Design cfs_aligner, start of the top module:
  module cfs_aligner#(
    parameter ALGN_DATA_WIDTH = 32,
    parameter FIFO_DEPTH      = 8,
    localparam int unsigned APB_ADDR_WIDTH    = 16,
    localparam int unsigned APB_DATA_WIDTH    = 32,
    localparam int unsigned ALGN_OFFSET_WIDTH = ALGN_DATA_WIDTH <= 8 ? 1 : $clog2(ALGN_DATA_WIDTH/8),
    localparam int unsigned ALGN_SIZE_WIDTH   = $clog2(ALGN_DATA_WIDTH/8)+1
  ) (
    input wire clk,
    input wire reset_n,
    input wire[APB_ADDR_WIDTH-1:0]    paddr,
    input wire                        pwrite,
    input wire                        psel,
    input wire                        penable,
    input wire[APB_DATA_WIDTH-1:0]    pwdata,
    output wire                       pready,
    output reg[APB_DATA_WIDTH-1:0]    prdata,
    output reg                        pslverr,
    input                             md_rx_valid,
    input[ALGN_DATA_WIDTH-1:0]        md_rx_data,
    input[ALGN_OFFSET_WIDTH-1:0]      md_rx_offset,
    input[ALGN_SIZE_WIDTH-1:0]        md_rx_size,
    output reg                        md_rx_ready,
    output reg                        md_rx_err,
    output reg                        md_tx_valid,
    output reg[ALGN_DATA_WIDTH-1:0]   md_tx_data,
    output reg[ALGN_OFFSET_WIDTH-1:0] md_tx_offset,
    output reg[ALGN_SIZE_WIDTH-1:0]   md_tx_size,
    input                             md_tx_ready,
    input                             md_tx_err,
    output reg                        irq
  );
  ...
Settings: LEC_CHECK=0, CAP_MARGIN=20, CORE_MARGIN=2, CORE_UTILIZATION=63, SLEW_MARGIN=20; clock period 4.98 ns.
run.sh (not shown) runs the stock make flow with config.mk's settings and CLKGATE_MAP_FILE=.
Next try:
CORE_UTILIZATION = 40   (was 63)
SETUP_SLACK_MARGIN = -0.71   (was not set)
clock period = 8.62 ns   (was 4.98 ns; I/O delays follow)
After rerunning: Design area went down by 2.9%; via count shrinks by about 5%; sequential share of layout area rose by 1.6 points; global-route usage falls by 12 points; routed wire length climbs by 3.5%; die area goes up by about 56%; synthesized area is unchanged.
Next try:
SETUP_SLACK_MARGIN = not set   (was -0.71)
clock period = 10.0 ns   (was 8.62 ns; I/O delays follow)
Synthesized area stays the same.
Routed wire length decreases slightly.
Via count barely changes.
Setup slack improved by 920 ps.
Clock-buffer cell count does not change.
Next try:
CORE_UTILIZATION = 11   (was 40)
clock period = 11.8 ns   (was 10.0 ns; I/O delays follow)
=> Final cell count grows by well over a third. Count of clock-buffer cells in the layout shrinks by 3. Core utilization shrinks by 32 points. Die area grows to 3.6 times its value. Critical path depth grows by 1. Design area grows by roughly a tenth. Sequential share of layout area shrinks by 4.6 points.
Next try:
CORE_UTILIZATION = 72   (was 11)
CTS_CLUSTER_SIZE = 48   (was not set)
SETUP_SLACK_MARGIN = -0.35   (was not set)
clock period = 4.84 ns   (was 11.8 ns; I/O delays follow)
Effect: This time the run finished but fails on negative setup slack. Non-clock buffer count went up by 208. Design area goes down by 6.6%. Wire length came out higher by 10%. Worst setup slack got worse by 2700 ps. Critical path depth stays the same. Via count grows by 17%.

---

== JK ==
cfs_aligner again, from the RTL that the note above started with.
Design cfs_aligner, start of the top module:
  module cfs_aligner#(
    parameter ALGN_DATA_WIDTH = 32,
    parameter FIFO_DEPTH      = 8,
    localparam int unsigned APB_ADDR_WIDTH    = 16,
    localparam int unsigned APB_DATA_WIDTH    = 32,
    localparam int unsigned ALGN_OFFSET_WIDTH = ALGN_DATA_WIDTH <= 8 ? 1 : $clog2(ALGN_DATA_WIDTH/8),
    localparam int unsigned ALGN_SIZE_WIDTH   = $clog2(ALGN_DATA_WIDTH/8)+1
  ) (
    input wire clk,
    input wire reset_n,
    input wire[APB_ADDR_WIDTH-1:0]    paddr,
    input wire                        pwrite,
    input wire                        psel,
    input wire                        penable,
    input wire[APB_DATA_WIDTH-1:0]    pwdata,
    output wire                       pready,
    output reg[APB_DATA_WIDTH-1:0]    prdata,
    output reg                        pslverr,
    input                             md_rx_valid,
    input[ALGN_DATA_WIDTH-1:0]        md_rx_data,
    input[ALGN_OFFSET_WIDTH-1:0]      md_rx_offset,
    input[ALGN_SIZE_WIDTH-1:0]        md_rx_size,
    output reg                        md_rx_ready,
    output reg                        md_rx_err,
    output reg                        md_tx_valid,
    output reg[ALGN_DATA_WIDTH-1:0]   md_tx_data,
    output reg[ALGN_OFFSET_WIDTH-1:0] md_tx_offset,
    output reg[ALGN_SIZE_WIDTH-1:0]   md_tx_size,
    input                             md_tx_ready,
    input                             md_tx_err,
    output reg                        irq
  );
clock: 5.68 ns
lec_check: 0
abc_area: 1
cap_margin: 20
core_margin: 2
core_utilization: 66
slew_margin: 5
JK went all the way through the flow, and no timing, DRC or antenna check failed.
For MS, these inputs were changed with respect to JK:
- CORE_UTILIZATION now 40, was 66
- SLEW_MARGIN now 20, was 5
- ABC_AREA no longer set, was 1
- the clock period (ns, I/O delays scaled along) now 8.62, was 5.68
## What came out
MS gives less summed instance area of the synthesized netlist than JK did. For JK, the main kind of combinational logic by area was simple AND/OR/NAND/NOR gates, unlike MS, where it was AND-OR/OR-AND gates. MS vs JK — area reported by Yosys stat dropped slightly. MS: critical-path maximum fanout is 9 lower than what JK reported. Signed area change from the synthesized netlist to the final layout: MS > JK.
Relative to MS, the following input files were edited for AL:
- changing CORE_UTILIZATION from 40 to 66
- changing the clock period (ns, I/O delays scaled along) from 8.62 to 4.98
[summary]
- Layout checks on AL: not met. Flow itself completed; violations: setup timing.
- AL against MS; CTS buffer count is down by a little under 10%.
- First-iteration DRC count: AL and MS compared, lower one is MS
- AL — worst setup timing slack at the placement stage 1.52 ns lower, MS as reference
- Data-path buffer share of cell area in the final layout: AL and MS compared, lower one is MS
- Diff MS -> AL: post-route cell area picked up an extra about 2.2%; final RePlAce weighted congestion picked up an extra about 8%; routed wire length lost 840 um.
- Final tally of hold violations essentially unchanged between AL and MS.
> inputs changed (AL -> TR)
- swapping 66 for 40 in CORE_UTILIZATION
- swapping 4.98 for 7.39 in the clock period (ns, I/O delays scaled along)
--- outcome ---
TR completed; timing, DRC and antenna clean. Changes observed in TR relative to AL: wire length of the first global-routing pass down about 1.2%; number of placement rows up about 30%; global routing met1 resource utilization down 19 points. Wire: TR routes less than AL. TR vs. AL: area added between synthesis and finish went down by 1.7 points. On TR: ratio of final minimum period to clock period is 6.2 points lower than what AL gave. Looking at via count across both flows, TR is the stronger of the two, with AL trailing.
